## run 1
==> flow/design.v (excerpt) <==
module median
#(
    parameter MEM_DATA_WIDTH = 32,
    parameter LUT_ADDR_WIDTH = 10,  
    parameter MEM_ADDR_WIDTH = 10,  
    parameter PIXEL_DATA_WIDTH = 8,
    parameter IMG_WIDTH  = 320,
    parameter IMG_HEIGHT = 320
)(
    input clk,  
    input rst_n,  
    input [31:0] word0,
    input [31:0] word1,
    input [31:0] word2,
    output [PIXEL_DATA_WIDTH-1:0] pixel1,
    output [PIXEL_DATA_WIDTH-1:0] pixel2,
    output [PIXEL_DATA_WIDTH-1:0] pixel3,
    output [PIXEL_DATA_WIDTH-1:0] pixel4,
    output [LUT_ADDR_WIDTH-1:0] raddr_a,
    output [LUT_ADDR_WIDTH-1:0] raddr_b,
    output [LUT_ADDR_WIDTH-1:0] raddr_c,
    output [MEM_ADDR_WIDTH-1:0] waddr
);
For scale: about 3600 cells after synthesis, ~170 I/O pins, roughly 22000 µm² of cells after synthesis.
clock: 30.0 ns
lec_check: 0
abc_area: 1
cap_margin: 20
core_aspect_ratio: 1.76
core_margin: 2
core_utilization: 46
cts_cluster_diameter: 184
cts_cluster_size: 100
slew_margin: 20
run.sh (not shown) runs the stock make flow with config.mk's settings and CLKGATE_MAP_FILE=.
Run 1 closes out successfully: all stages finished, all timing, DRC and antenna checks passed.
Modified inputs, run 2 compared to run 1
# run 1
export LEC_CHECK = 0
export ABC_AREA = 1
export CAP_MARGIN = 20
export CORE_ASPECT_RATIO = 1.76
export CORE_MARGIN = 2
export CORE_UTILIZATION = 46
export CTS_CLUSTER_DIAMETER = 184
export CTS_CLUSTER_SIZE = 100
export SLEW_MARGIN = 20
create_clock -name core_clock -period 30.0 [get_ports {clk}]
# run 2
export LEC_CHECK = 0
export ABC_AREA = 1
export CAP_MARGIN = 20
export CORE_ASPECT_RATIO = 0.71
export CORE_MARGIN = 2
export CORE_UTILIZATION = 22
export CTS_CLUSTER_DIAMETER = 184
export CTS_CLUSTER_SIZE = 100
export SLEW_MARGIN = 20
create_clock -name core_clock -period 30.0 [get_ports {clk}]
Findings:
Every run in the comparison, run 1 and run 2, completed the flow with a clean layout.
Diff run 1 -> run 2 | total number of placement rows | down by a little under 10%
Delta (run 2 minus run 1): maximum clock frequency level; worst hold slack moved down; final cell count without fillers moved up.
Inserted tap cell count came out higher on run 2 than on run 1.
Run comparison: run 1 startpoint of the most critical setup path word0[27]; run 2 startpoint of the most critical setup path word0[29]
#### Input delta (run 3 over run 2)
# run 2
export LEC_CHECK = 0
export ABC_AREA = 1
export CAP_MARGIN = 20
export CORE_ASPECT_RATIO = 0.71
export CORE_MARGIN = 2
export CORE_UTILIZATION = 22
export CTS_CLUSTER_DIAMETER = 184
export CTS_CLUSTER_SIZE = 100
export SLEW_MARGIN = 20
create_clock -name core_clock -period 30.0 [get_ports {clk}]
# run 3
export LEC_CHECK = 0
export ABC_AREA = 1
export CAP_MARGIN = 20
export CORE_ASPECT_RATIO = 0.5
export CORE_MARGIN = 2
export CORE_UTILIZATION = 22
export CTS_CLUSTER_DIAMETER = 184
export CTS_CLUSTER_SIZE = 100
export SETUP_SLACK_MARGIN = -0.85
export SLEW_MARGIN = 20
create_clock -name core_clock -period 30.0 [get_ports {clk}]
Findings:
- Between run 3 and run 2, the total of clock buffers placed in the layout is lower for run 2.
- Logic area essentially unchanged between run 3 and run 2.
- On global routing usage summed across all routing layers, run 3 and run 2 are neck and neck.
- Run 3 reports its most utilized layer in the global route result as met2 while run 2 reports met1.
- Changes observed in run 3 relative to run 2: worst-margin pin slew fell 0.12 ns, met1 routed wirelength after detailed routing fell 7.8%.
Relative to run 3, the following input files were edited for run 4:
# run 3
export LEC_CHECK = 0
export ABC_AREA = 1
export CAP_MARGIN = 20
export CORE_ASPECT_RATIO = 0.5
export CORE_MARGIN = 2
export CORE_UTILIZATION = 22
export CTS_CLUSTER_DIAMETER = 184
export CTS_CLUSTER_SIZE = 100
export SETUP_SLACK_MARGIN = -0.85
export SLEW_MARGIN = 20
create_clock -name core_clock -period 30.0 [get_ports {clk}]
# run 4
export LEC_CHECK = 0
export CAP_MARGIN = 20
export CORE_MARGIN = 2
export CORE_UTILIZATION = 39
export CTS_CLUSTER_DIAMETER = 184
export CTS_CLUSTER_SIZE = 100
export SLEW_MARGIN = 20
create_clock -name core_clock -period 30.0 [get_ports {clk}]
- Area overhead of the layout relative to synthesis (run 4 over run 3): decrease, 2.5 points
- Run 4 vs run 3: post-placement cell count down by more than 10%
- Changes observed in run 4 relative to run 3: wire length of the first global-routing pass -about 0.8%, number of vias after detailed routing saw a decrease.
- For final weighted congestion in routability-driven placement, dividing the value from run 3 by the value from run 4 gives 0.941.
- Diff run 3 -> run 4: met3 wire length shows an increase of 17%, number of multi-input logic gates shows a reduction of about 9%, sequential share of layout area shows a reduction of 0.30 points.
Input changes introduced in run 5 (baseline for comparison: run 4):
# run 4
export LEC_CHECK = 0
export CAP_MARGIN = 20
export CORE_MARGIN = 2
export CORE_UTILIZATION = 39
export CTS_CLUSTER_DIAMETER = 184
export CTS_CLUSTER_SIZE = 100
export SLEW_MARGIN = 20
create_clock -name core_clock -period 30.0 [get_ports {clk}]
# run 5
export LEC_CHECK = 0
export ABC_AREA = 1
export CAP_MARGIN = 20
export CORE_ASPECT_RATIO = 0.5
export CORE_MARGIN = 2
export CORE_UTILIZATION = 44
export CTS_CLUSTER_DIAMETER = 184
export CTS_CLUSTER_SIZE = 100
export SLEW_MARGIN = 20
export TNS_END_PERCENT = 5
create_clock -name core_clock -period 30.0 [get_ports {clk}]
==> comparison <==
In run 5, final area is lower than in run 4.
Maximum single-stage delay on the critical path is higher on run 5
sky130_fd_sc_hd__clkdlybuf4s50_1 as the cell with the largest stage delay on the worst path was reported by run 4, and sky130_fd_sc_hd__a32oi_1 by run 5.
Lower arrival time at the worst endpoint among run 4 and run 5: run 5
